==> flow/design.v <==
module SR16(
    input                   clk,
    input                   rst_n,
    input [11:0]             in_r,  
    input [11:0]             in_i,  
    output [11:0]            out_r, 
    output [11:0]            out_i  
);
                    parameter LENGTH = 16;
    integer i;
    reg [11:0] r_bus [LENGTH-1:0];
    reg [11:0] i_bus [LENGTH-1:0];
    assign out_r = r_bus[0];
    assign out_i = i_bus[0];
    always@ (posedge clk or negedge rst_n) begin
        if(!rst_n) begin
            for(i = 0; i < LENGTH; i = i+1) begin
                r_bus[i] <= 0;
                i_bus[i] <= 0;
            end
        end
        else begin
            r_bus[LENGTH-1] <= in_r;
            i_bus[LENGTH-1] <= in_i;
            for(i = 0; i < (LENGTH-1); i = i+1) begin
                r_bus[i] <= r_bus[i+1];
                i_bus[i] <= i_bus[i+1];
            end
        end
    end
endmodule
module SR8(
    input                   clk,
    input                   rst_n,
    input [14:0]            in_r,
    input [14:0]            in_i,
    output [14:0]           out_r,
    output [14:0]           out_i
);
                    parameter LENGTH = 8;
    integer i;
    reg [14:0] r_bus [LENGTH-1:0];
    reg [14:0] i_bus [LENGTH-1:0];
    assign out_r = r_bus[0];
    assign out_i = i_bus[0];
    always@ (posedge clk or negedge rst_n) begin
        if(!rst_n) begin
            for(i = 0; i < LENGTH; i = i+1) begin
                r_bus[i] <= 0;
                i_bus[i] <= 0;
            end
        end
        else begin
            r_bus[LENGTH-1] <= in_r;
            i_bus[LENGTH-1] <= in_i;
            for(i = 0; i < (LENGTH-1); i = i+1) begin
                r_bus[i] <= r_bus[i+1];
                i_bus[i] <= i_bus[i+1];
            end
        end
    end
endmodule
module SR4(
    input                   clk,
    input                   rst_n,
    input [15:0]            in_r,
    input [15:0]            in_i,
    output [15:0]           out_r,
    output [15:0]           out_i
);
                    parameter LENGTH = 4;
    integer i;
    reg [15:0] r_bus [LENGTH-1:0];
    reg [15:0] i_bus [LENGTH-1:0];
    assign out_r = r_bus[0];
    assign out_i = i_bus[0];
    always@ (posedge clk or negedge rst_n) begin
        if(!rst_n) begin
            for(i = 0; i < LENGTH; i = i+1) begin
                r_bus[i] <= 0;
                i_bus[i] <= 0;
            end
        end
        else begin
            r_bus[LENGTH-1] <= in_r;
            i_bus[LENGTH-1] <= in_i;
            for(i = 0; i < (LENGTH-1); i = i+1) begin
                r_bus[i] <= r_bus[i+1];
                i_bus[i] <= i_bus[i+1];
            end
        end
    end
endmodule
module SR2(
    input                   clk,
    input                   rst_n,
    input [16:0]            in_r,
    input [16:0]            in_i,
    output [16:0]           out_r,
    output [16:0]           out_i
);
                    parameter LENGTH = 2;
    integer i;
    reg [16:0] r_bus [LENGTH-1:0];
    reg [16:0] i_bus [LENGTH-1:0];
    assign out_r = r_bus[0];
    assign out_i = i_bus[0];
    always@ (posedge clk or negedge rst_n) begin
        if(!rst_n) begin
            for(i = 0; i < LENGTH; i = i+1) begin
                r_bus[i] <= 0;
                i_bus[i] <= 0;
            end
        end
        else begin
            r_bus[LENGTH-1] <= in_r;
            i_bus[LENGTH-1] <= in_i;
            for(i = 0; i < (LENGTH-1); i = i+1) begin
                r_bus[i] <= r_bus[i+1];
                i_bus[i] <= i_bus[i+1];
            end
        end
    end
endmodule
module SR1(
    input                   clk,
    input                   rst_n,
    input [17:0]            in_r,
    input [17:0]            in_i,
    output [17:0]           out_r,
    output [17:0]           out_i
);
                    parameter LENGTH = 1;
    integer i;
    reg [17:0] r_bus [LENGTH-1:0];
    reg [17:0] i_bus [LENGTH-1:0];
    assign out_r = r_bus[0];
    assign out_i = i_bus[0];
    always@ (posedge clk or negedge rst_n) begin
        if(!rst_n) begin
            for(i = 0; i < LENGTH; i = i+1) begin
                r_bus[i] <= 0;
                i_bus[i] <= 0;
            end
        end
        else begin
            r_bus[LENGTH-1] <= in_r;
            i_bus[LENGTH-1] <= in_i;
            for(i = 0; i < (LENGTH-1); i = i+1) begin
                r_bus[i] <= r_bus[i+1];
                i_bus[i] <= i_bus[i+1];
            end
        end
    end
endmodule
module CTRL16(
    input                       clk,
    input                       rst_n,
    input                       valid_i,
    input signed [10:0]          data_in_r,  
    input signed [10:0]          data_in_i,  
    output reg                  valid_o,         
    output reg [1:0]            state,
    output reg signed [10:0]     data_out_r,  
    output reg signed [10:0]     data_out_i,  
    output reg signed [7:0]     WN_r,
    output reg signed [7:0]     WN_i
);
    parameter IDLE      = 2'b00;
    parameter FIRST     = 2'b01;
    parameter SECOND    = 2'b10;
    parameter WAITING   = 2'b11;
    reg [8:0] count, next_count;
    reg [1:0] next_state;
    reg next_valid_o;
    always@(*) begin
        next_count = count;
        next_state = state;
        next_valid_o = valid_o;
        case(state)
            IDLE: begin
                next_count = 0;
                if(valid_i) begin
                    next_state = WAITING;
                    next_count = 1;
                end
            end
            WAITING: begin
                next_count = count + 1;
                if(count == 16) begin
                    next_state = FIRST;
                    next_valid_o = 1;
                end
            end
            FIRST: begin
                next_count = count + 1;
                if(count == 32) begin
                    next_state = SECOND;
                end
            end
            SECOND: begin
                next_count = count + 1;
                if(count == 48) begin
                    if(valid_i) begin
                        next_state = FIRST;
                        next_count = 17;
                    end
                    else begin
                        next_state = IDLE;
                        next_count = 0;
                        next_valid_o = 0;
                    end
                end
            end
        endcase
    end
    always@(*) begin
        case(count)
            33: begin
                WN_r = 8'b01000000;
                WN_i = 8'b00000000;
            end
            34: begin
                WN_r = 8'b00111110;
                WN_i = 8'b11110011;
            end
            35: begin
                WN_r = 8'b00111011;
                WN_i = 8'b11100111;
            end
            36: begin
                WN_r = 8'b00110101;
                WN_i = 8'b11011100;
            end
            37: begin
                WN_r = 8'b00101101;
                WN_i = 8'b11010010;
            end
            38: begin
                WN_r = 8'b00100011;
                WN_i = 8'b11001010;
            end
            39: begin
                WN_r = 8'b00011000;
                WN_i = 8'b11000100;
            end
            40: begin
                WN_r = 8'b00001100;
                WN_i = 8'b11000001;
            end
            41: begin
                WN_r = 8'b00000000;
                WN_i = 8'b11000000;
            end
            42: begin
                WN_r = 8'b11110011;
                WN_i = 8'b11000001;
            end
            43: begin
                WN_r = 8'b11100111;
                WN_i = 8'b11000100;
            end
            44: begin
                WN_r = 8'b11011100;
                WN_i = 8'b11001010;
            end
            45: begin
                WN_r = 8'b11010010;
                WN_i = 8'b11010010;
            end
            46: begin
                WN_r = 8'b11001010;
                WN_i = 8'b11011100;
            end
            47: begin
                WN_r = 8'b11000100;
                WN_i = 8'b11100111;
            end
            48: begin
                WN_r = 8'b11000001;
                WN_i = 8'b11110011;
            end
            default: begin
                WN_r = 8'b00000000;
                WN_i = 8'b00000000;
            end
        endcase
    end
    always@(posedge clk or negedge rst_n) begin
        if(!rst_n) begin
            state <= IDLE;
            count <= 0;
            data_out_r <= 0;
            data_out_i <= 0;
            valid_o <= 0;
        end
        else begin
            state <= next_state;
            count <= next_count;
            data_out_r <= data_in_r;
            data_out_i <= data_in_i;
            valid_o <= next_valid_o;
        end
    end
endmodule
module CTRL8(
    input                       clk,
    input                       rst_n,
    input                       valid_i,
    input signed [13:0]         data_in_r,
    input signed [13:0]         data_in_i,
    output reg                  valid_o,         
    output reg [1:0]            state,
    output reg signed [13:0]    data_out_r,
    output reg signed [13:0]    data_out_i,
    output reg signed [7:0]     WN_r,
    output reg signed [7:0]     WN_i
);
    parameter IDLE      = 2'b00;
    parameter FIRST     = 2'b01;
    parameter SECOND    = 2'b10;
    parameter WAITING   = 2'b11;
    reg [8:0] count, next_count;
    reg [1:0] next_state;
    reg next_valid_o;
    always@(*) begin
        next_count = count;
        next_state = state;
        next_valid_o = valid_o;
        case(state)
            IDLE: begin
                next_count = 0;
                if(valid_i) begin
                    next_state = WAITING;
                    next_count = 1;
                end
            end
            WAITING: begin
                next_count = count + 1;
                if(count == 8) begin
                    next_state = FIRST;
                    next_valid_o = 1;
                end
            end
            FIRST: begin
                next_count = count + 1;
                if(count == 16) begin
                    next_state = SECOND;
                end
            end
            SECOND: begin
                next_count = count + 1;
                if(count == 24) begin
                    if(valid_i) begin
                        next_state = FIRST;
                        next_count = 9;
                    end
                    else begin
                        next_state = IDLE;
                        next_count = 0;
                        next_valid_o = 0;
                    end
                end
            end
        endcase
    end
    always@(*) begin
        case(count)
            17: begin
                WN_r = 8'b01000000;
                WN_i = 8'b00000000;
            end
            18: begin
                WN_r = 8'b00111011;
                WN_i = 8'b11100111;
            end
            19: begin
                WN_r = 8'b00101101;
                WN_i = 8'b11010010;
            end
            20: begin
                WN_r = 8'b00011000;
                WN_i = 8'b11000100;
            end
            21: begin
                WN_r = 8'b00000000;
                WN_i = 8'b11000000;
            end
            22: begin
                WN_r = 8'b11100111;
                WN_i = 8'b11000100;
            end
            23: begin
                WN_r = 8'b11010010;
                WN_i = 8'b11010010;
            end
            24: begin
                WN_r = 8'b11000100;
                WN_i = 8'b11100111;
            end
            default: begin
                WN_r = 8'b00000000;
                WN_i = 8'b00000000;
            end
        endcase
    end
    always@(posedge clk or negedge rst_n) begin
        if(!rst_n) begin
            state <= IDLE;
            count <= 0;
            data_out_r <= 0;
            data_out_i <= 0;
            valid_o <= 0;
        end
        else begin
            state <= next_state;
            count <= next_count;
            data_out_r <= data_in_r;
            data_out_i <= data_in_i;
            valid_o <= next_valid_o;
        end
    end
endmodule
module CTRL4(
    input                       clk,
    input                       rst_n,
    input                       valid_i,
    input signed [14:0]         data_in_r,
    input signed [14:0]         data_in_i,
    output reg                  valid_o,         
    output reg [1:0]            state,
    output reg signed [14:0]    data_out_r,
    output reg signed [14:0]    data_out_i,
    output reg [7:0]            WN_r,
    output reg [7:0]            WN_i
);
    parameter IDLE      = 2'b00;
    parameter FIRST     = 2'b01;
    parameter SECOND    = 2'b10;
    parameter WAITING   = 2'b11;
    parameter ZERO      = 2'b00;
    parameter ONE       = 2'b01;
    parameter TWO       = 2'b10;
    parameter THREE     = 2'b11;
    reg [8:0] count, next_count;
    reg [1:0] next_state;
    reg next_valid_o;
    always@(*) begin
        next_count = count;
        next_state = state;
        next_valid_o = valid_o;
        case(state)
            IDLE: begin
                next_count = 0;
                if(valid_i) begin
                    next_state = WAITING;
                    next_count = 1;
                end
            end
            WAITING: begin
                next_count = count + 1;
                if(count == 4) begin
                    next_state = FIRST;
                    next_valid_o = 1;
                end
            end
            FIRST: begin
                next_count = count + 1;
                if(count == 8) begin
                    next_state = SECOND;
                end
            end
            SECOND: begin
                next_count = count + 1;
                if(count == 12) begin
                    if(valid_i) begin
                        next_state = FIRST;
                        next_count = 5;
                    end
                    else begin
                        next_state = IDLE;
                        next_count = 0;
                        next_valid_o = 0;
                    end
                end
            end
        endcase
    end
    always@(*) begin
        case(count)
            9: begin
                WN_r = 8'b01000000;
                WN_i = 8'b00000000;
            end
            10: begin
                WN_r = 8'b00101101;
                WN_i = 8'b11010010;
            end
            11: begin
                WN_r = 8'b00000000;
                WN_i = 8'b11000000;
            end
            12: begin
                WN_r = 8'b11010010;
                WN_i = 8'b11010010;
            end
            default: begin
                WN_r = 8'b00000000;
                WN_i = 8'b00000000;
            end
        endcase
    end
    always@(posedge clk or negedge rst_n) begin
        if(!rst_n) begin
            state <= IDLE;
            count <= 0;
            data_out_r <= 0;
            data_out_i <= 0;
            valid_o <= 0;
        end
        else begin
            state <= next_state;
            count <= next_count;
            data_out_r <= data_in_r;
            data_out_i <= data_in_i;
            valid_o <= next_valid_o;
        end
    end
endmodule
module CTRL2(
    input                       clk,
    input                       rst_n,
    input                       valid_i,
    input signed [15:0]         data_in_r,
    input signed [15:0]         data_in_i,
    output reg                  valid_o,         
    output reg [1:0]            state,
    output reg signed [15:0]    data_out_r,
    output reg signed [15:0]    data_out_i,
    output reg [1:0]            WN
);
    parameter IDLE      = 2'b00;
    parameter FIRST     = 2'b01;
    parameter SECOND    = 2'b10;
    parameter WAITING   = 2'b11;
    parameter ZERO      = 2'b00;
    parameter ONE       = 2'b01;
    parameter TWO       = 2'b10;
    parameter THREE     = 2'b11;
    reg [8:0] count, next_count;
    reg [1:0] next_state;
    reg next_valid_o;
    always@(*) begin
        next_count = count;
        next_state = state;
        next_valid_o = valid_o;
        case(state)
            IDLE: begin
                next_count = 0;
                if(valid_i) begin
                    next_state = WAITING;
                    next_count = 1;
                end
            end
            WAITING: begin
                next_count = count + 1;
                if(count == 2) begin
                    next_state = FIRST;
                    next_valid_o = 1;
                end
            end
            FIRST: begin
                next_count = count + 1;
                if(count == 4) begin
                    next_state = SECOND;
                end
            end
            SECOND: begin
                next_count = count + 1;
                if(count == 6) begin
                    if(valid_i) begin
                        next_state = FIRST;
                        next_count = 3;
                    end
                    else begin
                        next_state = IDLE;
                        next_count = 0;
                        next_valid_o = 0;
                    end
                end
            end
        endcase
    end
    always@(*) begin
        case(count)
            5:      WN = ZERO;  
            6:      WN = ONE;   
            default: WN = ZERO;
        endcase
    end
    always@(posedge clk or negedge rst_n) begin
        if(!rst_n) begin
            state <= IDLE;
            count <= 0;
            data_out_r <= 0;
            data_out_i <= 0;
            valid_o <= 0;
        end
        else begin
            state <= next_state;
            count <= next_count;
            data_out_r <= data_in_r;
            data_out_i <= data_in_i;
            valid_o <= next_valid_o;
        end
    end
endmodule
module CTRL1(
    input                       clk,
    input                       rst_n,
    input                       valid_i,
    input signed [16:0]         data_in_r,
    input signed [16:0]         data_in_i,
    output reg                  valid_o,         
    output reg [1:0]            state,
    output reg signed [16:0]    data_out_r,
    output reg signed [16:0]    data_out_i
);
    parameter IDLE      = 2'b00;
    parameter FIRST     = 2'b01;
    parameter SECOND    = 2'b10;
    parameter WAITING   = 2'b11;
    reg [8:0] count, next_count;
    reg [1:0] next_state;
    reg next_valid_o;
    always@(*) begin
        next_count = count;
        next_state = state;
        next_valid_o = valid_o;
        case(state)
            IDLE: begin
                next_count = 0;
                if(valid_i) begin
                    next_state = WAITING;
                    next_count = 1;
                end
            end
            WAITING: begin
                next_count = count + 1;
                if(count == 1) begin
                    next_state = FIRST;
                    next_valid_o = 1;
                end
            end
            FIRST: begin
                next_count = count + 1;
                if(count == 2) begin
                    next_state = SECOND;
                end
            end
            SECOND: begin
                next_count = count + 1;
                if(count == 3) begin
                    if(valid_i) begin
                        next_state = FIRST;
                        next_count = 2;
                    end
                    else begin
                        next_state = IDLE;
                        next_count = 0;
                        next_valid_o = 0;
                    end
                end
            end
        endcase
    end
    always@(posedge clk or negedge rst_n) begin
        if(!rst_n) begin
            state <= IDLE;
            count <= 0;
            data_out_r <= 0;
            data_out_i <= 0;
            valid_o <= 0;
        end
        else begin
            state <= next_state;
            count <= next_count;
            data_out_r <= data_in_r;
            data_out_i <= data_in_i;
            valid_o <= next_valid_o;
        end
    end
endmodule
module BUTTERFLY_R2_1(
    input [1:0]                 state,
    input signed [10:0]          A_r,
    input signed [10:0]          A_i,
    input signed [11:0]          B_r,
    input signed [11:0]          B_i,
    input signed [7:0]          WN_r,
    input signed [7:0]          WN_i,
    output reg signed [13:0]    out_r,
    output reg signed [13:0]    out_i,
    output reg signed [11:0]     SR_r,
    output reg signed [11:0]     SR_i
);
    parameter IDLE      = 2'b00;
    parameter FIRST     = 2'b01;
    parameter SECOND    = 2'b10;
    parameter WAITING   = 2'b11;
    wire signed [19:0] mul13, mul24, mul14, mul23;
    wire signed [20:0] tempA, tempB;
    wire signed [11:0] A_ext_r, A_ext_i;
    wire signed [12:0] ApB_r, ApB_i;
    wire signed [12:0] AmB_r, AmB_i;
    assign A_ext_r = {A_r[10], A_r};
    assign A_ext_i = {A_i[10], A_i};
    assign ApB_r = A_ext_r + B_r;
    assign ApB_i = A_ext_i + B_i;
    assign AmB_r = B_r - A_ext_r;
    assign AmB_i = B_i - A_ext_i;
    assign mul13 = B_r * WN_r;
    assign mul24 = B_i * WN_i;
    assign mul14 = B_r * WN_i;
    assign mul23 = B_i * WN_r;
    assign tempA = mul13 - mul24;
    assign tempB = mul14 + mul23;
    always@(*) begin
        case(state)          
            IDLE: begin
                out_r = 0;
                out_i = 0;
                SR_r = 0;
                SR_i = 0;
            end
            WAITING: begin
                out_r = 0;
                out_i = 0;
                SR_r = A_ext_r;
                SR_i = A_ext_i;
            end
            FIRST: begin
                out_r = {ApB_r[12:0], 1'b0};
                out_i = {ApB_i[12:0], 1'b0};
                SR_r = AmB_r[11:0];  
                SR_i = AmB_i[11:0];
            end
            SECOND: begin
                out_r = {tempA[18:5]};
                out_i = {tempB[18:5]};
                SR_r = A_ext_r;
                SR_i = A_ext_i;
            end
            default: begin
                out_r = 0;
                out_i = 0;
                SR_r = 0;
                SR_i = 0;
            end
        endcase
    end
endmodule
module BUTTERFLY_R2_2(
    input [1:0]                 state,
    input signed [13:0]         A_r,
    input signed [13:0]         A_i,
    input signed [14:0]         B_r,
    input signed [14:0]         B_i,
    input signed [7:0]          WN_r,
    input signed [7:0]          WN_i,
    output reg signed [14:0]    out_r,
    output reg signed [14:0]    out_i,
    output reg signed [14:0]    SR_r,
    output reg signed [14:0]    SR_i
);
    parameter IDLE      = 2'b00;
    parameter FIRST     = 2'b01;
    parameter SECOND    = 2'b10;
    parameter WAITING   = 2'b11;
    wire signed [22:0] mul13, mul24, mul14, mul23;
    wire signed [23:0] tempA, tempB;
    assign mul13 = B_r * WN_r;
    assign mul24 = B_i * WN_i;
    assign mul14 = B_r * WN_i;
    assign mul23 = B_i * WN_r;
    assign tempA = mul13 - mul24;
    assign tempB = mul14 + mul23;
    always@(*) begin
        case(state)          
            IDLE: begin
                out_r = 0;
                out_i = 0;
                SR_r = 0;
                SR_i = 0;
            end
            WAITING: begin
                out_r = 0;
                out_i = 0;
                SR_r = {A_r[13], A_r};
                SR_i = {A_i[13], A_i};
            end
            FIRST: begin
                out_r = $signed({A_r[13], A_r}) + B_r;
                out_i = $signed({A_i[13], A_i}) + B_i;
                SR_r = B_r - $signed({A_r[13], A_r});  
                SR_i = B_i - $signed({A_i[13], A_i});
            end
            SECOND: begin
                out_r = tempA[20:6];
                out_i = tempB[20:6];
                SR_r = {A_r[13], A_r};
                SR_i = {A_i[13], A_i};
            end
            default: begin
                out_r = 0;
                out_i = 0;
                SR_r = 0;
                SR_i = 0;
            end
        endcase
    end
endmodule
module BUTTERFLY_R2_3(
    input [1:0]                 state,
    input signed [14:0]         A_r,
    input signed [14:0]         A_i,
    input signed [15:0]         B_r,
    input signed [15:0]         B_i,
    input signed [7:0]          WN_r,
    input signed [7:0]          WN_i,
    output reg signed [15:0]    out_r,
    output reg signed [15:0]    out_i,
    output reg signed [15:0]    SR_r,
    output reg signed [15:0]    SR_i
);
    parameter IDLE      = 2'b00;
    parameter FIRST     = 2'b01;
    parameter SECOND    = 2'b10;
    parameter WAITING   = 2'b11;
    parameter ZERO      = 2'b00;
    parameter ONE       = 2'b01;
    parameter TWO       = 2'b10;
    parameter THREE     = 2'b11;
    wire signed [23:0] mul13, mul24, mul14, mul23;
    wire signed [24:0] tempA, tempB;
    assign mul13 = B_r * WN_r;
    assign mul24 = B_i * WN_i;
    assign mul14 = B_r * WN_i;
    assign mul23 = B_i * WN_r;
    assign tempA = mul13 - mul24;
    assign tempB = mul14 + mul23;
    always@(*) begin
        case(state)          
            IDLE: begin
                out_r = 0;
                out_i = 0;
                SR_r = 0;
                SR_i = 0;
            end
            WAITING: begin
                out_r = 0;
                out_i = 0;
                SR_r = {A_r[14], A_r};
                SR_i = {A_i[14], A_i};
            end
            FIRST: begin
                out_r = $signed({A_r[14], A_r}) + B_r;
                out_i = $signed({A_i[14], A_i}) + B_i;
                SR_r = B_r - $signed({A_r[14], A_r});  
                SR_i = B_i - $signed({A_i[14], A_i});
            end
            SECOND: begin
                out_r = tempA[21:6];
                out_i = tempB[21:6];
                SR_r = {A_r[14], A_r};
                SR_i = {A_i[14], A_i};
            end
            default: begin
                out_r = 0;
                out_i = 0;
                SR_r = 0;
                SR_i = 0;
            end
        endcase
    end
endmodule
module BUTTERFLY_R2_4(
    input [1:0]                 state,
    input signed [15:0]         A_r,
    input signed [15:0]         A_i,
    input signed [16:0]         B_r,
    input signed [16:0]         B_i,
    input [1:0]                 WN,
    output reg signed [16:0]    out_r,
    output reg signed [16:0]    out_i,
    output reg signed [16:0]    SR_r,
    output reg signed [16:0]    SR_i
);
    parameter IDLE      = 2'b00;
    parameter FIRST     = 2'b01;
    parameter SECOND    = 2'b10;
    parameter WAITING   = 2'b11;
    parameter ZERO      = 2'b00;
    parameter ONE       = 2'b01;
    parameter TWO       = 2'b10;
    parameter THREE     = 2'b11;
    wire [16:0] B_r_neg;
    assign B_r_neg = ~B_r + 1;
    always@(*) begin
        case(state)          
            IDLE: begin
                out_r = 0;
                out_i = 0;
                SR_r = 0;
                SR_i = 0;
            end
            WAITING: begin
                out_r = 0;
                out_i = 0;
                SR_r = {A_r[15], A_r};
                SR_i = {A_i[15], A_i};
            end
            FIRST: begin
                out_r = $signed({A_r[15], A_r}) + B_r;
                out_i = $signed({A_i[15], A_i}) + B_i;
                SR_r = B_r - $signed({A_r[15], A_r});  
                SR_i = B_i - $signed({A_i[15], A_i});
            end
            SECOND: begin
                case(WN)
                    ZERO: begin
                        out_r = B_r;
                        out_i = B_i;
                    end
                    ONE: begin
                        out_r = B_i;
                        out_i = B_r_neg;
                    end
                    default: begin
                        out_r = B_r;
                        out_i = B_i;
                    end
                endcase
                SR_r = {A_r[15], A_r};
                SR_i = {A_i[15], A_i};
            end
            default: begin
                out_r = 0;
                out_i = 0;
                SR_r = 0;
                SR_i = 0;
            end
        endcase
    end
endmodule
module BUTTERFLY_R2_5(
    input [1:0]                 state,
    input signed [16:0]         A_r,
    input signed [16:0]         A_i,
    input signed [17:0]         B_r,
    input signed [17:0]         B_i,
    output reg signed [16:0]    out_r,
    output reg signed [16:0]    out_i,
    output reg signed [17:0]    SR_r,
    output reg signed [17:0]    SR_i
);
    parameter IDLE      = 2'b00;
    parameter FIRST     = 2'b01;
    parameter SECOND    = 2'b10;
    parameter WAITING   = 2'b11;
    always@(*) begin
        case(state)          
            IDLE: begin
                out_r = 0;
                out_i = 0;
                SR_r = 0;
                SR_i = 0;
            end
            WAITING: begin
                out_r = 0;
                out_i = 0;
                SR_r = {A_r[16], A_r};
                SR_i = {A_i[16], A_i};
            end
            FIRST: begin
                out_r = $signed({A_r[16], A_r}) + B_r[17:0];
                out_i = $signed({A_i[16], A_i}) + B_i[17:0];
                SR_r = B_r - $signed({A_r[16], A_r});  
                SR_i = B_i - $signed({A_i[16], A_i});
            end
            SECOND: begin
                out_r = B_r[16:0];
                out_i = B_i[16:0];
                SR_r = {A_r[16], A_r};
                SR_i = {A_i[16], A_i};
            end
            default: begin
                out_r = 0;
                out_i = 0;
                SR_r = 0;
                SR_i = 0;
            end
        endcase
    end
endmodule
module STAGE1(
    input                   clk,
    input                   rst_n,
    input                   valid_i,
    input signed [10:0]      data_in_r,
    input signed [10:0]      data_in_i,
    output                  valid_o,
    output signed [13:0]    data_out_r,
    output signed [13:0]    data_out_i
);
    reg  [10:0] data_in_r_r, data_in_i_r;
    reg  valid_i_r;
    wire [1:0] state_bus;
    wire [7:0] WN_r_bus, WN_i_bus;
    wire [11:0] SR_r_bus, SR_i_bus;
    wire [11:0] FB_r_bus, FB_i_bus;
    wire [10:0] data_r_bus, data_i_bus;
    CTRL16 Control_unit(
        .clk(clk),
        .rst_n(rst_n),
        .valid_i(valid_i_r),
        .data_in_r(data_in_r_r),
        .data_in_i(data_in_i_r),
        .valid_o(valid_o),
        .state(state_bus),
        .data_out_r(data_r_bus),
        .data_out_i(data_i_bus),
        .WN_r(WN_r_bus),
        .WN_i(WN_i_bus)
    );
    SR16 shiftregister(
        .clk(clk),
        .rst_n(rst_n),
        .in_r(SR_r_bus),
        .in_i(SR_i_bus),
        .out_r(FB_r_bus),
        .out_i(FB_i_bus)
    );
    BUTTERFLY_R2_1 butterfly(
        .state(state_bus),
        .A_r(data_r_bus),
        .A_i(data_i_bus),
        .B_r(FB_r_bus),
        .B_i(FB_i_bus),
        .WN_r(WN_r_bus),
        .WN_i(WN_i_bus),
        .out_r(data_out_r),
        .out_i(data_out_i),
        .SR_r(SR_r_bus),
        .SR_i(SR_i_bus)
    );
    always@(posedge clk or negedge rst_n) begin
        if(!rst_n) begin
            data_in_r_r <= 0;
            data_in_i_r <= 0;
            valid_i_r <= 0;
        end
        else begin
            data_in_r_r <= data_in_r;
            data_in_i_r <= data_in_i;
            valid_i_r <= valid_i;
        end
    end
endmodule
module STAGE2(
    input                   clk,
    input                   rst_n,
    input                   valid_i,
    input signed [13:0]     data_in_r,
    input signed [13:0]     data_in_i,
    output                  valid_o,
    output signed [14:0]    data_out_r,
    output signed [14:0]    data_out_i
);
    reg  [13:0] data_in_r_r, data_in_i_r;
    reg  valid_i_r;
    wire [1:0] state_bus;
    wire [7:0] WN_r_bus, WN_i_bus;
    wire [14:0] SR_r_bus, SR_i_bus;
    wire [14:0] FB_r_bus, FB_i_bus;
    wire [13:0] data_r_bus, data_i_bus;
    CTRL8 Control_unit(
        .clk(clk),
        .rst_n(rst_n),
        .valid_i(valid_i_r),
        .data_in_r(data_in_r_r),
        .data_in_i(data_in_i_r),
        .valid_o(valid_o),
        .state(state_bus),
        .data_out_r(data_r_bus),
        .data_out_i(data_i_bus),
        .WN_r(WN_r_bus),
        .WN_i(WN_i_bus)
    );
    SR8 shiftregister(
        .clk(clk),
        .rst_n(rst_n),
        .in_r(SR_r_bus),
        .in_i(SR_i_bus),
        .out_r(FB_r_bus),
        .out_i(FB_i_bus)
    );
    BUTTERFLY_R2_2 butterfly(
        .state(state_bus),
        .A_r(data_r_bus),
        .A_i(data_i_bus),
        .B_r(FB_r_bus),
        .B_i(FB_i_bus),
        .WN_r(WN_r_bus),
        .WN_i(WN_i_bus),
        .out_r(data_out_r),
        .out_i(data_out_i),
        .SR_r(SR_r_bus),
        .SR_i(SR_i_bus)
    );
    always@(posedge clk or negedge rst_n) begin
        if(!rst_n) begin
            data_in_r_r <= 0;
            data_in_i_r <= 0;
            valid_i_r <= 0;
        end
        else begin
            data_in_r_r <= data_in_r;
            data_in_i_r <= data_in_i;
            valid_i_r <= valid_i;
        end
    end
endmodule
module STAGE3(
    input                   clk,
    input                   rst_n,
    input                   valid_i,
    input signed [14:0]     data_in_r,
    input signed [14:0]     data_in_i,
    output                  valid_o,
    output signed [15:0]    data_out_r,
    output signed [15:0]    data_out_i
);
    reg  [14:0] data_in_r_r, data_in_i_r;
    reg  valid_i_r;
    wire [1:0] state_bus;
    wire [7:0] WN_r_bus, WN_i_bus;
    wire [15:0] SR_r_bus, SR_i_bus;
    wire [15:0] FB_r_bus, FB_i_bus;
    wire [14:0] data_r_bus, data_i_bus;
    CTRL4 Control_unit(
        .clk(clk),
        .rst_n(rst_n),
        .valid_i(valid_i_r),
        .data_in_r(data_in_r_r),
        .data_in_i(data_in_i_r),
        .valid_o(valid_o),
        .state(state_bus),
        .data_out_r(data_r_bus),
        .data_out_i(data_i_bus),
        .WN_r(WN_r_bus),
        .WN_i(WN_i_bus)
    );
    SR4 shiftregister(
        .clk(clk),
        .rst_n(rst_n),
        .in_r(SR_r_bus),
        .in_i(SR_i_bus),
        .out_r(FB_r_bus),
        .out_i(FB_i_bus)
    );
    BUTTERFLY_R2_3 butterfly(
        .state(state_bus),
        .A_r(data_r_bus),
        .A_i(data_i_bus),
        .B_r(FB_r_bus),
        .B_i(FB_i_bus),
        .WN_r(WN_r_bus),
        .WN_i(WN_i_bus),
        .out_r(data_out_r),
        .out_i(data_out_i),
        .SR_r(SR_r_bus),
        .SR_i(SR_i_bus)
    );
    always@(posedge clk or negedge rst_n) begin
        if(!rst_n) begin
            data_in_r_r <= 0;
            data_in_i_r <= 0;
            valid_i_r <= 0;
        end
        else begin
            data_in_r_r <= data_in_r;
            data_in_i_r <= data_in_i;
            valid_i_r <= valid_i;
        end
    end
endmodule
module STAGE4(
    input                   clk,
    input                   rst_n,
    input                   valid_i,
    input signed [15:0]     data_in_r,
    input signed [15:0]     data_in_i,
    output                  valid_o,
    output signed [16:0]    data_out_r,
    output signed [16:0]    data_out_i
);
    reg  [15:0] data_in_r_r, data_in_i_r;
    reg  valid_i_r;
    wire [1:0] state_bus;
    wire [1:0] WN;
    wire [16:0] SR_r_bus, SR_i_bus;
    wire [16:0] FB_r_bus, FB_i_bus;
    wire [15:0] data_r_bus, data_i_bus;
    CTRL2 Control_unit(
        .clk(clk),
        .rst_n(rst_n),
        .valid_i(valid_i_r),
        .data_in_r(data_in_r_r),
        .data_in_i(data_in_i_r),
        .valid_o(valid_o),
        .state(state_bus),
        .data_out_r(data_r_bus),
        .data_out_i(data_i_bus),
        .WN(WN)
    );
    SR2 shiftregister(
        .clk(clk),
        .rst_n(rst_n),
        .in_r(SR_r_bus),
        .in_i(SR_i_bus),
        .out_r(FB_r_bus),
        .out_i(FB_i_bus)
    );
    BUTTERFLY_R2_4 butterfly(
        .state(state_bus),
        .A_r(data_r_bus),
        .A_i(data_i_bus),
        .B_r(FB_r_bus),
        .B_i(FB_i_bus),
        .WN(WN),
        .out_r(data_out_r),
        .out_i(data_out_i),
        .SR_r(SR_r_bus),
        .SR_i(SR_i_bus)
    );
    always@(posedge clk or negedge rst_n) begin
        if(!rst_n) begin
            data_in_r_r <= 0;
            data_in_i_r <= 0;
            valid_i_r <= 0;
        end
        else begin
            data_in_r_r <= data_in_r;
            data_in_i_r <= data_in_i;
            valid_i_r <= valid_i;
        end
    end
endmodule
module STAGE5(
    input                   clk,
    input                   rst_n,
    input                   valid_i,
    input signed [16:0]     data_in_r,
    input signed [16:0]     data_in_i,
    output                  valid_o,
    output signed [16:0]    data_out_r,
    output signed [16:0]    data_out_i
);
    reg  [16:0] data_in_r_r, data_in_i_r;
    reg  valid_i_r;
    wire [1:0] state_bus;
    wire [17:0] SR_r_bus, SR_i_bus;
    wire [17:0] FB_r_bus, FB_i_bus;
    wire [16:0] data_r_bus, data_i_bus;
    CTRL1 Control_unit(
        .clk(clk),
        .rst_n(rst_n),
        .valid_i(valid_i_r),
        .data_in_r(data_in_r_r),
        .data_in_i(data_in_i_r),
        .valid_o(valid_o),
        .state(state_bus),
        .data_out_r(data_r_bus),
        .data_out_i(data_i_bus)
    );
    SR1 shiftregister(
        .clk(clk),
        .rst_n(rst_n),
        .in_r(SR_r_bus),
        .in_i(SR_i_bus),
        .out_r(FB_r_bus),
        .out_i(FB_i_bus)
    );
    BUTTERFLY_R2_5 butterfly(
        .state(state_bus),
        .A_r(data_r_bus),
        .A_i(data_i_bus),
        .B_r(FB_r_bus),
        .B_i(FB_i_bus),
        .out_r(data_out_r),
        .out_i(data_out_i),
        .SR_r(SR_r_bus),
        .SR_i(SR_i_bus)
    );
    always@(posedge clk or negedge rst_n) begin
        if(!rst_n) begin
            data_in_r_r <= 0;
            data_in_i_r <= 0;
            valid_i_r <= 0;
        end
        else begin
            data_in_r_r <= data_in_r;
            data_in_i_r <= data_in_i;
            valid_i_r <= valid_i;
        end
    end
endmodule
module SORTING(
    clk,
    rst_n,
    start_sorting,
    out_r,
    out_i,
    answer,
    seq
);
input                 clk, rst_n, start_sorting;
input  [16:0]         out_r;
input  [16:0]         out_i;
output [16:0]         answer;
output reg            seq;
integer i, j;
reg [8:0] count, next_count;
reg next_finish;
reg [16:0] answer_moved;
reg start, next_start;
reg [16:0] result[0:63];
reg [16:0] next_result_r[0:31];
reg [16:0] next_result_i[0:31];
assign answer = answer_moved;
always@(*) begin
    next_count = count;
    next_finish = seq;
    next_start = start;
    if(start_sorting || start) begin
        next_count = count + 1; 
        next_start = 1;
    end
    case(count)
        32: answer_moved = result[0];
        33: answer_moved = result[1];
        34: answer_moved = result[2];
        35: answer_moved = result[3];
        36: answer_moved = result[4];
        37: answer_moved = result[5];
        38: answer_moved = result[6];
        39: answer_moved = result[7];
        40: answer_moved = result[8];
        41: answer_moved = result[9];
        42: answer_moved = result[10];
        43: answer_moved = result[11];
        44: answer_moved = result[12];
        45: answer_moved = result[13];
        46: answer_moved = result[14];
        47: answer_moved = result[15];
        48: answer_moved = result[16];
        49: answer_moved = result[17];
        50: answer_moved = result[18];
        51: answer_moved = result[19];
        52: answer_moved = result[20];
        53: answer_moved = result[21];
        54: answer_moved = result[22];
        55: answer_moved = result[23];
        56: answer_moved = result[24];
        57: answer_moved = result[25];
        58: answer_moved = result[26];
        59: answer_moved = result[27];
        60: answer_moved = result[28];
        61: answer_moved = result[29];
        62: answer_moved = result[30];
        63: answer_moved = result[31];
        64: answer_moved = result[32];
        65: answer_moved = result[33];
        66: answer_moved = result[34];
        67: answer_moved = result[35];
        68: answer_moved = result[36];
        69: answer_moved = result[37];
        70: answer_moved = result[38];
        71: answer_moved = result[39];
        72: answer_moved = result[40];
        73: answer_moved = result[41];
        74: answer_moved = result[42];
        75: answer_moved = result[43];
        76: answer_moved = result[44];
        77: answer_moved = result[45];
        78: answer_moved = result[46];
        79: answer_moved = result[47];
        80: answer_moved = result[48];
        81: answer_moved = result[49];
        82: answer_moved = result[50];
        83: answer_moved = result[51];
        84: answer_moved = result[52];
        85: answer_moved = result[53];
        86: answer_moved = result[54];
        87: answer_moved = result[55];
        88: answer_moved = result[56];
        89: answer_moved = result[57];
        90: answer_moved = result[58];
        91: answer_moved = result[59];
        92: answer_moved = result[60];
        93: answer_moved = result[61];
        94: answer_moved = result[62];
        95: answer_moved = result[63];
        default: begin
            answer_moved = 0;
        end    
    endcase
    if(count == 31) next_finish = 1;
    if(count == 95) begin
        next_finish = 0;
        next_start = 0;
        next_count = 0;
    end
end
always@(*) begin
    for (i = 0; i < 32; i = i+1) begin
        next_result_r[i] = result[i];
        next_result_i[i] = result[i+32];
    end
    case(count)
        0 : begin
            if(start_sorting) begin
                next_result_r[0] = out_r;
                next_result_i[0] = out_i;
            end
        end
        1 : begin
            next_result_r[16] = out_r;
            next_result_i[16] = out_i;
        end
        2 : begin
            next_result_r[8] = out_r;
            next_result_i[8] = out_i;
        end
        3 : begin
            next_result_r[24] = out_r;
            next_result_i[24] = out_i;
        end
        4 : begin
            next_result_r[4] = out_r;
            next_result_i[4] = out_i;
        end
        5 : begin
            next_result_r[20] = out_r;
            next_result_i[20] = out_i;
        end
        6 : begin
            next_result_r[12] = out_r;
            next_result_i[12] = out_i;
        end
        7 : begin
            next_result_r[28] = out_r;
            next_result_i[28] = out_i;
        end
        8 : begin
            next_result_r[2] = out_r;
            next_result_i[2] = out_i;
        end
        9 : begin
            next_result_r[18] = out_r;
            next_result_i[18] = out_i;
        end
        10 : begin
            next_result_r[10] = out_r;
            next_result_i[10] = out_i;
        end
        11 : begin
            next_result_r[26] = out_r;
            next_result_i[26] = out_i;
        end
        12 : begin
            next_result_r[6] = out_r;
            next_result_i[6] = out_i;
        end
        13 : begin
            next_result_r[22] = out_r;
            next_result_i[22] = out_i;
        end
        14 : begin
            next_result_r[14] = out_r;
            next_result_i[14] = out_i;
        end
        15 : begin
            next_result_r[30] = out_r;
            next_result_i[30] = out_i;
        end
        16 : begin
            next_result_r[1] = out_r;
            next_result_i[1] = out_i;
        end
        17 : begin
            next_result_r[17] = out_r;
            next_result_i[17] = out_i;
        end
        18 : begin
            next_result_r[9] = out_r;
            next_result_i[9] = out_i;
        end
        19 : begin
            next_result_r[25] = out_r;
            next_result_i[25] = out_i;
        end
        20 : begin
            next_result_r[5] = out_r;
            next_result_i[5] = out_i;
        end
        21 : begin
            next_result_r[21] = out_r;
            next_result_i[21] = out_i;
        end
        22 : begin
            next_result_r[13] = out_r;
            next_result_i[13] = out_i;
        end
        23 : begin
            next_result_r[29] = out_r;
            next_result_i[29] = out_i;
        end
        24 : begin
            next_result_r[3] = out_r;
            next_result_i[3] = out_i;
        end
        25 : begin
            next_result_r[19] = out_r;
            next_result_i[19] = out_i;
        end
        26 : begin
            next_result_r[11] = out_r;
            next_result_i[11] = out_i;
        end
        27 : begin
            next_result_r[27] = out_r;
            next_result_i[27] = out_i;
        end
        28 : begin
            next_result_r[7] = out_r;
            next_result_i[7] = out_i;
        end
        29 : begin
            next_result_r[23] = out_r;
            next_result_i[23] = out_i;
        end
        30 : begin
            next_result_r[15] = out_r;
            next_result_i[15] = out_i;
        end
        31 : begin
            next_result_r[31] = out_r;
            next_result_i[31] = out_i;
        end
        default: begin
            for (i = 0; i < 32; i = i+1) begin
                next_result_r[i] = result[i];
                next_result_i[i] = result[i+32];
            end
        end
    endcase
end
always@(posedge clk or negedge rst_n) begin
    if(!rst_n)begin
        count <= 0;
        seq <= 0;
        start <= 0;
        for (i = 0; i < 32; i = i+1) begin
            result[i] <= 0;
            result[i+32] <= 0;
        end
    end
    else begin
        count <= next_count;
        seq <= next_finish;
        start <= next_start;
        for (i = 0; i < 32; i = i+1) begin
            result[i] <= next_result_r[i];
            result[i+32] <= next_result_i[i];
        end
    end
end
endmodule
module FFT(
    input                   clk,
    input                   rst_n,
    input                   valid_i,
    input signed [10:0]      x_r,
    output                  finish,
    output signed [16:0]    answer
);
    wire [0:3] valid_o_bus;
    wire [13:0] data_r_bus_1, data_i_bus_1;
    wire [14:0] data_r_bus_2, data_i_bus_2;
    wire [15:0] data_r_bus_3, data_i_bus_3;
    wire [16:0] data_r_bus_4, data_i_bus_4;
    wire [16:0] X_r, X_i;
    wire         done;
    STAGE1 stg1(
        .clk(clk),
        .rst_n(rst_n),
        .valid_i(valid_i),
        .data_in_r(x_r),
        .data_in_i(11'd0),
        .valid_o(valid_o_bus[0]),
        .data_out_r(data_r_bus_1),
        .data_out_i(data_i_bus_1)
    );
    STAGE2 stg2(
        .clk(clk),
        .rst_n(rst_n),
        .valid_i(valid_o_bus[0]),
        .data_in_r(data_r_bus_1),
        .data_in_i(data_i_bus_1),
        .valid_o(valid_o_bus[1]),
        .data_out_r(data_r_bus_2),
        .data_out_i(data_i_bus_2)
    );
    STAGE3 stg3(
        .clk(clk),
        .rst_n(rst_n),
        .valid_i(valid_o_bus[1]),
        .data_in_r(data_r_bus_2),
        .data_in_i(data_i_bus_2),
        .valid_o(valid_o_bus[2]),
        .data_out_r(data_r_bus_3),
        .data_out_i(data_i_bus_3)
    );
    STAGE4 stg4(
        .clk(clk),
        .rst_n(rst_n),
        .valid_i(valid_o_bus[2]),
        .data_in_r(data_r_bus_3),
        .data_in_i(data_i_bus_3),
        .valid_o(valid_o_bus[3]),
        .data_out_r(data_r_bus_4),
        .data_out_i(data_i_bus_4)
    );
    STAGE5 stg5(
        .clk(clk),
        .rst_n(rst_n),
        .valid_i(valid_o_bus[3]),
        .data_in_r(data_r_bus_4),
        .data_in_i(data_i_bus_4),
        .valid_o(done),
        .data_out_r(X_r),
        .data_out_i(X_i)
    );
    SORTING sort(
        .clk(clk),
        .rst_n(rst_n),
        .start_sorting(done),
        .out_r(X_r),
        .out_i(X_i),
        .answer(answer),
        .seq(finish)
);
endmodule
==> flow/run.sh <==
#!/bin/bash
# the make line also repeats each setting of config.mk as NAME=value (left out here)
make -C /OpenROAD-flow-scripts/flow DESIGN_CONFIG=/design/flow/config.mk WORK_HOME=/design/flow/orfs CLKGATE_MAP_FILE= finish
==> flow/config.mk <==
export PLATFORM = sky130hd
export DESIGN_NAME = FFT
export DESIGN_NICKNAME = FFT
export VERILOG_FILES = /design/flow/design.v
export SDC_FILE = /design/flow/constraint.sdc
export NUM_CORES = 4
export LEC_CHECK = 0
export ABC_AREA = 1
export CAP_MARGIN = 0
export CORE_MARGIN = 2
export CORE_UTILIZATION = 72
export CTS_CLUSTER_DIAMETER = 387
export CTS_CLUSTER_SIZE = 91
export PLACE_DENSITY = 0.37
export SLEW_MARGIN = 20
export TNS_END_PERCENT = 5
==> flow/constraint.sdc <==
create_clock -name core_clock -period 4.9 [get_ports {clk}]
set_input_delay 0.9800 -clock core_clock [delete_from_list [all_inputs] [get_ports {clk}]]
set_output_delay 0.9800 -clock core_clock [all_outputs]
set_load 0.01 [all_outputs]
==> results.py, run 1 <==
# Physical implementation metrics
metrics = {
    "yosys": {
        "most_common_cell": "nand2_1",
        "adder_share_pct": 22.0,
        "top_cells_by_count": "nand2_1 (3320), inv_1 (2550), dfrtp_1 (2293)",
        "async_flop_share_pct": 100,
        "syn_area_um2": 138000,
        "numSynthFlops": 2298,
        "synthMuxAreaShare_pct": 0.00727,
        "syn_area_per_cell_um2": 8.98,
        "fp_nets": 17143,
        "postSynthCellCount": 15341,
        "ys_chip_area_um2": 138000,
        "topCombFamilyByArea": "adder cells",
        "yosys_warnings": 34,
        "yosysTopAreaCellShare_pct": 41.7,
        "postSynthSeqShare_pct": 41.8,
        "ys_top_cells_by_area": "dfrtp_1 (42%), fa_1 (15%), nand2_1 (9.0%)",
        "ys_types": 77,
        "edf_count": 0,
        "synthFlopType": "dfrtp_1",
        "ys_cells": 15341,
        "xor_area_share_pct": 0.814,
        "largest_area_cell": "dfrtp_1",
        "simple_gate_share_pct": 16.0,
        "ys_sh_aoi_pct": 10.5,
    },
    "cts": {
        "numCtsBuffers": 29,
        "ctsHoldBuffers": 0,
        "h-tree-depth": 1,
        "root_buffer": "clkbuf_16",
        "clk_path_buf_depth": 3,
        "clock-sinks": 2298,
    },
    "placement": {
        "place.gp.congestion": 1.09,
        "dpl-instance-area_um2": 150000,
        "dpl.hpwl_um": 370000,
        "port_buffers": 31,
    },
    "run_status": {
        "error": "[ERROR GRT-0116] Global routing finished with congestion. Check the congestion regions in the DRC Viewer.",
        "stop_stage": "global routing",
        "status": "aborted with a tool error",
    },
    "global_routing": {
        "grt_usage_pct": 57.5,
        "overflow": 66,
    },
    "die": {
        "core-area_um2": 190000,
        "die_h_um": 441,
        "dieArea_um2": 195000,
        "fp-utilization_pct": 72.4,
        "io_pins": 32,
        "die_x_um": 441,
        "row_count": 160,
    },
}
==> layer usage <==
| metal | GRT usage, % | overflow |
|---|---|---|
| met5 | 17.1 | 0 |
| met4 | 46.9 | 31 |
| met3 | 35.9 | 3 |
| met2 | 76.7 | 32 |
| met1 | 63.3 | 0 |
==> timing repair <==
action / CTS
gates resized: 499
setup endpoints to repair: 107
buffers inserted: 62
pin swaps: 179
cloned: 2
endpoints found under the hold margin: 0
==> per-stage QoR <==
step / std cells / total power, µW / setup slack [ns] / utilization [%] / TNS [ns]
after CTS: 18676 / 25900 / -1.39 / 80.3 / -106.80
after detailed placement: 18563 / 19800 / -1.97 / 78.6 / -123.78
after global placement: 18563 / 19800 / -1.56 / 78.6 / -105.62
after floorplan: 15341 / 19400 / -1.03 / - / -70.83
==> inputs of run 2 (changes only) <==
CAP_MARGIN = 20   (was 0)
CTS_CLUSTER_DIAMETER = default   (was 387)
CTS_CLUSTER_SIZE = default   (was 91)
PLACE_DENSITY = 0.38   (was 0.37)
TNS_END_PERCENT = 10   (was 5)
clock period = 6.12 ns   (was 4.9 ns; I/O delays follow)
==> run 2 against run 1 <==
Effect of this change:
- the run again fails in global routing
- die size stayed put
- synthesized cell count unchanged
- area after synthesis stayed put
==> results.py, run 2 <==
# Physical implementation metrics
metrics = {
    "run_status": {
        "status": "aborted with a tool error",
        "stop_stage": "global routing",
        "error": "[ERROR GRT-0116] Global routing finished with congestion. Check the congestion regions in the DRC Viewer.",
    },
    "yosys": {
        "yosysTopAreaCellShare_pct": 41.7,
        "postSynthSeqShare_pct": 41.8,
        "fp_nets": 17143,
        "async_flop_share_pct": 100,
        "largest_area_cell": "dfrtp_1",
        "ys_top_cells_by_area": "dfrtp_1 (42%), fa_1 (15%), nand2_1 (9.0%)",
        "top_cells_by_count": "nand2_1 (3320), inv_1 (2550), dfrtp_1 (2293)",
        "syn_area_per_cell_um2": 8.98,
        "numSynthFlops": 2298,
        "most_common_cell": "nand2_1",
        "ys_cells": 15341,
        "adder_share_pct": 22.0,
        "synthMuxAreaShare_pct": 0.00727,
        "synthFlopType": "dfrtp_1",
        "simple_gate_share_pct": 16.0,
        "syn_area_um2": 138000,
        "postSynthCellCount": 15341,
        "ys_chip_area_um2": 138000,
        "xor_area_share_pct": 0.814,
        "ys_sh_aoi_pct": 10.5,
        "yosys_warnings": 34,
        "ys_types": 77,
        "edf_count": 0,
        "topCombFamilyByArea": "adder cells",
    },
    "die": {
        "die_h_um": 441,
        "dieArea_um2": 195000,
        "fp-utilization_pct": 72.4,
        "core-area_um2": 190000,
        "io_pins": 32,
        "row_count": 160,
        "die_x_um": 441,
    },
    "global_routing": {
        "overflow": 960,
        "grt_usage_pct": 65.6,
    },
    "cts": {
        "clk_path_buf_depth": 3,
        "root_buffer": "clkbuf_16",
        "clock-sinks": 2298,
        "h-tree-depth": 4,
        "numCtsBuffers": 221,
    },
    "placement": {
        "place.gp.congestion": 1.09,
        "dpl-instance-area_um2": 147000,
        "port_buffers": 31,
        "dpl.hpwl_um": 367000,
    },
}
-- run 2: timing repair --
item	in CTS
buffers inserted	20
hold buffers	0
setup endpoints to repair	77
gates resized	257
gates cloned	1
pin swaps	54
-- run 2: stage by stage --
stage	util, %	setup slack (ns)	std cells	power (µW)	TNS (ns)
after CTS	81.9	-0.554	18702	30200	-13.94
after detailed placement	77.2	-0.766	18272	15900	-23.84
after global placement	77.2	-0.396	18272	15900	-9.34
after floorplan	-	-0.0500	15341	15500	-0.238
-- run 2: layer usage --
| layer | GRT usage [%] | overflow |
|---|---|---|
| met2 | 83.2 | 452 |
| met5 | 27.9 | 15 |
| met1 | 70.4 | 90 |
| met4 | 56.4 | 291 |
| met3 | 46.3 | 112 |
==> inputs of run 3 (changes only) <==
ABC_AREA = default   (was 1)
CORE_UTILIZATION = 61   (was 72)
PLACE_DENSITY = default   (was 0.38)
TNS_END_PERCENT = default   (was 10)
clock period = 8.83 ns   (was 6.12 ns; I/O delays follow)
==> run 3 against run 2 <==
Effect of this change:
- now clean on timing, DRC and antenna
- die size up 14%
- synthesized cell count down 15%
- area after synthesis down 3.2%
==> results.py, run 3 <==
# Generated from Yosys and OpenROAD reports
metrics = {
    "global_routing": {
        "grt_util_met2_pct": 56.6,
        "met1_usage_pct": 50.5,
        "grt_start_max_net_pins": 192,
        "grt_pass1_vias": 98862,
        "use_met3_pct": 8.39,
        "antenna_found_initial": 18,
        "overflow": 0,
        "grt_usage_pct": 37.6,
        "grt_pass1_wl_um": 624000,
        "busiest_layer": "met2",
    },
    "critical_path": {
        "worstSetupPathType": "reg2out",
        "rrSetupSlack_ns": 0.51,
        "r2r_cells": 26,
        "crit_slowest_cell": "nor2_1",
        "crit_path_end_kind": "primary output",
        "critPathLaunch": "sort.count[4]$_DFFE_PN0P_",
        "cp.buffers_inverters": 4,
        "rr_endpoint": "stg2.data_in_i_r[12]$_DFF_PN0_",
        "required_ns": 7.06,
        "arrival_ns": 6.57,
        "setup.worst_path.end": "answer[15]",
        "crit_path_cell_trace": "nand3_1, buf_4, nor2_2, buf_4, a22o_1, nor2_1, o2111ai_1, nor4_2, buf_4, nand4_1, or3_1, clkdlybuf4s50_1",
        "path_common_cell": "buf_4",
        "cp.depth": 12,
        "setup.worst_path.start_class": "register",
        "cp_top_family": "simple AND/OR/NAND/NOR gates",
        "cpPeakStageDelay_ns": 0.85,
        "cp_max_fo": 13,
        "r2r_start": "stg1.Control_unit.count[1]$_DFF_PN0_",
    },
    "run_status": {
        "status": "finished clean",
    },
    "yosys": {
        "yosysTopAreaCellShare_pct": 43.1,
        "topCombFamilyByArea": "adder cells",
        "async_flop_share_pct": 100,
        "top_cells_by_count": "dfrtp_1 (2293), nand2_1 (1764), inv_1 (1649)",
        "synthMuxAreaShare_pct": 0.238,
        "synthFlopType": "dfrtp_1",
        "syn_area_um2": 133000,
        "ys_types": 87,
        "numSynthFlops": 2298,
        "ys_top_cells_by_area": "dfrtp_1 (43%), fa_1 (16%), ha_1 (6.8%)",
        "xor_area_share_pct": 2.91,
        "ys_chip_area_um2": 133000,
        "ys_cells": 13070,
        "postSynthSeqShare_pct": 43.2,
        "postSynthCellCount": 13070,
        "adder_share_pct": 22.8,
        "yosys_warnings": 34,
        "ys_sh_aoi_pct": 12.5,
        "fp_nets": 14872,
        "edf_count": 0,
        "simple_gate_share_pct": 11.7,
        "largest_area_cell": "dfrtp_1",
        "most_common_cell": "dfrtp_1",
        "syn_area_per_cell_um2": 10.2,
    },
    "power_and_ir_drop": {
        "power_frac_comb_pct": 1.2,
        "clock_power_share_pct": 49.2,
        "leakagePower_uw": 0.0705,
        "internal_power_uw": 16600,
        "p_switching_uw": 4630,
        "seq_power_share_pct": 49.7,
        "ir_drop_mv": 0.198,
        "clk-power_uw": 10400,
        "power_leader": "sequential cells",
        "pg_comb_uw": 248,
        "seq-power_uw": 10500,
        "p_sw_share_pct": 21.8,
        "p_per_area_nw_per_um2": 146,
    },
    "drt": {
        "antenna_left": 0,
        "wirelength_um": 410000,
        "drc": 0,
        "num_vias": 96966,
        "dr.first_iter.drc_count": 10667,
        "vias_per_cell": 6.08,
        "drt_pass1_iterations": 7,
        "avgRoutedWirePerCell_um": 25.7,
    },
    "min_path": {
        "whs_path_depth": 0,
        "min_to": "stg1.shiftregister.r_bus[4][6]$_DFF_PN0_",
        "worstHoldPathType": "reg2reg",
        "worstHoldStart": "stg1.shiftregister.r_bus[5][6]$_DFF_PN0_",
    },
    "final_timing": {
        "period_needed_ns": 8.34,
        "fin_skew_ns": 0.132,
        "setup_viol": 0,
        "max_freq_ghz": 0.120,
        "rsz0062_at_grt": "no",
        "layout_setup_ws_ns": 0.490,
        "slew_headroom_pct": 14.3,
        "finalCritPeriodShare_pct": 94.4,
        "tightest_slew_ns": 1.28,
        "finalHoldViolations": 0,
        "tns_ns": 0,
        "slew_viol_final": 0,
    },
    "die": {
        "die_h_um": 471,
        "io_pins": 32,
        "row_count": 171,
        "fp-utilization_pct": 61.4,
        "core-area_um2": 217000,
        "dieArea_um2": 222000,
        "die_x_um": 471,
    },
    "layout": {
        "areaGrowthSynthToFinish_pct": 9.30,
        "fill_cells": 16957,
        "finalNetCount": 14697,
    },
    "placement": {
        "dpl.hpwl_um": 283000,
        "post-place-ws_ns": 0.379,
        "place.gp.congestion": 0.955,
        "port_buffers": 31,
    },
    "cts": {
        "h-tree-depth": 4,
        "clk_pin_slew_ns": 0.06,
        "root_buffer": "clkbuf_16",
        "cts_tree": "built",
        "ctsHoldBuffers": 0,
        "clk_path_buf_depth": 3,
        "clkLatencyLatePin_ns": 0.96,
        "clock-sinks": 2298,
        "numCtsBuffers": 230,
    },
    "job": {
        "max_cap_violations": 0,
        "warning_count": 214,
    },
}
## run 3: area by class of cell
cell class | count | area (µm²) | area share, %
flip-flops and latches | 2298 | 57500 | 39.5
inverters | 1656 | 6220 | 4.27
well taps | 2854 | 3570 | 2.45
repair buffers | 303 | 2580 | 1.77
multi-input cells | 8406 | 67500 | 46.3
clock inverters | 111 | 1660 | 1.14
diodes | 11 | 27.5 | 0.0189
clock buffers | 321 | 6600 | 4.53
## run 3: routing by layer
metal	up-vias	share of wire, %
li1	42214	-
met4	4	7.2
met5	-	0.0088
met3	1314	9.2
met1	48815	39
met2	4619	44
## run 3: timing repair
item | 4_1_cts | 5_1_grt
endpoints found under the setup margin | 0 | 4
gates resized | 0 | 7
endpoints found under the hold margin | 0 | 0
buffers inserted | 0 | 1
## run 3: stage by stage
step	area, µm²	hold WS, ns	std cells	total power [µW]	util [%]
floorplan	133000	0.331	13070	10800	-
global placement	137000	0.331	15513	11000	63.2
detailed placement	137000	0.335	15513	11000	63.2
CTS	146000	0.250	15945	21400	67.0
global route	146000	0.255	15951	21800	67.1
finish	146000	0.258	15960	21200	67.1
==> inputs of run 4 (changes only) <==
CAP_MARGIN = 25   (was 20)
CELL_PAD_IN_SITES_DETAIL_PLACEMENT = 0   (was default)
CORE_ASPECT_RATIO = 0.59   (was default)
CORE_MARGIN = 5   (was 2)
CORE_UTILIZATION = 67   (was 61)
CTS_CLUSTER_SIZE = 13   (was default)
PLACE_DENSITY = 0.69   (was default)
SETUP_SLACK_MARGIN = 1.75   (was default)
clock period = 10.0 ns   (was 8.83 ns; I/O delays follow)
==> run 4 against run 3 <==
Effect of this change:
- routed wire length increased by 10%
- sequential share of layout area rose by 0.45 points
- die size shrank 6.3%
- cell count shrank 1.6%
- clock skew shrank 0.077 ns
- first-iteration DRC count grew 42%
- total power is 18% lower
- critical path type unchanged
- highest routed layer unchanged
==> results.py, run 4 <==
# Generated from Yosys and OpenROAD reports
metrics = {
    "power_and_ir_drop": {
        "p_per_area_nw_per_um2": 121,
        "p_sw_share_pct": 22.2,
        "power_frac_comb_pct": 1.3,
        "pg_comb_uw": 219,
        "leakagePower_uw": 0.0698,
        "ir_drop_mv": 0.157,
        "seq-power_uw": 9300,
        "power_leader": "sequential cells",
        "seq_power_share_pct": 53.5,
        "clock_power_share_pct": 45.2,
        "clk-power_uw": 7860,
        "internal_power_uw": 13500,
        "p_switching_uw": 3850,
    },
    "critical_path": {
        "required_ns": 8.00,
        "r2r_start": "stg2.Control_unit.count[5]$_DFF_PN0_",
        "arrival_ns": 6.26,
        "cp.buffers_inverters": 2,
        "path_common_cell": "nand2_1",
        "setup.worst_path.start_class": "register",
        "rr_endpoint": "stg3.data_in_r_r[14]$_DFF_PN0_",
        "crit_path_cell_trace": "nand2_1, nor2_1, nand2_1, nor2_1, buf_4, a22o_1, a221oi_1, nand4_1, nor4_2, nand2_1, clkdlybuf4s50_1",
        "crit_slowest_cell": "nor4_2",
        "cp_top_family": "simple AND/OR/NAND/NOR gates",
        "cpPeakStageDelay_ns": 1.04,
        "rrSetupSlack_ns": 1.92,
        "crit_path_end_kind": "primary output",
        "r2r_cells": 24,
        "critPathLaunch": "sort.count[3]$_DFFE_PN0P_",
        "worstSetupPathType": "reg2out",
        "cp.depth": 11,
        "cp_max_fo": 17,
        "setup.worst_path.end": "answer[16]",
    },
    "drt": {
        "dr.first_iter.drc_count": 15153,
        "wirelength_um": 453000,
        "vias_per_cell": 6.53,
        "drc": 0,
        "drt_pass1_iterations": 8,
        "avgRoutedWirePerCell_um": 28.8,
        "num_vias": 102600,
        "antenna_left": 0,
    },
    "die": {
        "fp-utilization_pct": 67.5,
        "io_pins": 32,
        "core-area_um2": 197000,
        "dieArea_um2": 208000,
        "row_count": 125,
        "die_x_um": 591,
        "die_h_um": 353,
    },
    "min_path": {
        "worstHoldStart": "stg2.shiftregister.i_bus[4][14]$_DFF_PN0_",
        "worstHoldPathType": "reg2reg",
        "whs_path_depth": 0,
        "min_to": "stg2.shiftregister.i_bus[3][14]$_DFF_PN0_",
    },
    "yosys": {
        "yosys_warnings": 34,
        "largest_area_cell": "dfrtp_1",
        "ys_types": 87,
        "postSynthSeqShare_pct": 43.2,
        "postSynthCellCount": 13070,
        "topCombFamilyByArea": "adder cells",
        "simple_gate_share_pct": 11.7,
        "ys_cells": 13070,
        "syn_area_per_cell_um2": 10.2,
        "top_cells_by_count": "dfrtp_1 (2293), nand2_1 (1764), inv_1 (1649)",
        "xor_area_share_pct": 2.91,
        "most_common_cell": "dfrtp_1",
        "ys_sh_aoi_pct": 12.5,
        "numSynthFlops": 2298,
        "edf_count": 0,
        "fp_nets": 14872,
        "ys_top_cells_by_area": "dfrtp_1 (43%), fa_1 (16%), ha_1 (6.8%)",
        "adder_share_pct": 22.8,
        "ys_chip_area_um2": 133000,
        "synthMuxAreaShare_pct": 0.238,
        "syn_area_um2": 133000,
        "yosysTopAreaCellShare_pct": 43.1,
        "synthFlopType": "dfrtp_1",
        "async_flop_share_pct": 100,
    },
    "final_timing": {
        "finalCritPeriodShare_pct": 82.6,
        "setup_viol": 0,
        "max_freq_ghz": 0.121,
        "tightest_slew_ns": 1.41,
        "period_needed_ns": 8.26,
        "fin_skew_ns": 0.0552,
        "rsz0062_at_grt": "yes",
        "layout_setup_ws_ns": 1.74,
        "tns_ns": 0,
        "slew_viol_final": 0,
        "finalHoldViolations": 0,
        "slew_headroom_pct": 6.06,
    },
    "global_routing": {
        "grt_usage_pct": 43.6,
        "overflow": 0,
        "grt_pass1_wl_um": 668000,
        "antenna_found_initial": 56,
        "grt_start_max_net_pins": 182,
        "grt_pass1_vias": 100398,
    },
    "layout": {
        "regArea_um2": 57500,
        "finalNetCount": 14703,
        "combGateArea_um2": 67800,
        "fill_cells": 13924,
        "areaGrowthSynthToFinish_pct": 8.08,
    },
    "cts": {
        "h-tree-depth": 4,
        "cts_tree": "built",
        "clk_pin_slew_ns": 0.07,
        "clock-sinks": 2298,
        "ctsHoldBuffers": 0,
        "clkLatencyLatePin_ns": 0.88,
        "clk_path_buf_depth": 4,
        "numCtsBuffers": 216,
        "root_buffer": "clkbuf_16",
    },
    "job": {
        "warning_count": 229,
        "max_cap_violations": 0,
    },
    "placement": {
        "post-place-ws_ns": 0.597,
        "dpl.hpwl_um": 319000,
        "port_buffers": 31,
        "place.gp.congestion": 1.02,
    },
    "run_status": {
        "status": "finished clean",
    },
}
[run 4: per-layer routing]
metal / up-vias / wire (µm) / GRT usage (%)
met2: 8111 / 160000 / 50.8
met3: 1273 / 92400 / 27.5
li1: 42159 / - / -
met4: 64 / 14900 / 11.0
met1: 50993 / 185000 / 66.3
met5: - / 1290 / 1.60
[run 4: what timing repair did]
item	CTS	global route
gates resized	19	41
pin swaps	1	9
setup buffers	3	17
cloned	1	2
endpoints found under the setup margin	28	38
[run 4: metrics by stage]
step                util [%]  power, µW  cell area (µm²)  hold slack (ns)  cells
CTS                     72.7      17400           143000            0.317  15636
detailed placement      69.4       9700           137000            0.335  15316
global route            72.9      17800           144000            0.332  15667
floorplan                  -       9490           133000            0.331  13070
global placement        69.4       9700           137000            0.331  15311
finish                  73.0      17400           144000            0.308  15703
[run 4: area by class of cell]
type                    instances  area share [%]
diodes                         37          0.0643
multi-input cells            8406            47.0
inverters                    1656            4.32
clock inverters                26           0.244
repair inverters                3          0.0122
well taps                    2667            2.32
clock buffers                 290            4.14
repair buffers                320            1.92
flip-flops and latches       2298            39.9
Power and IR drop assume default switching activity.
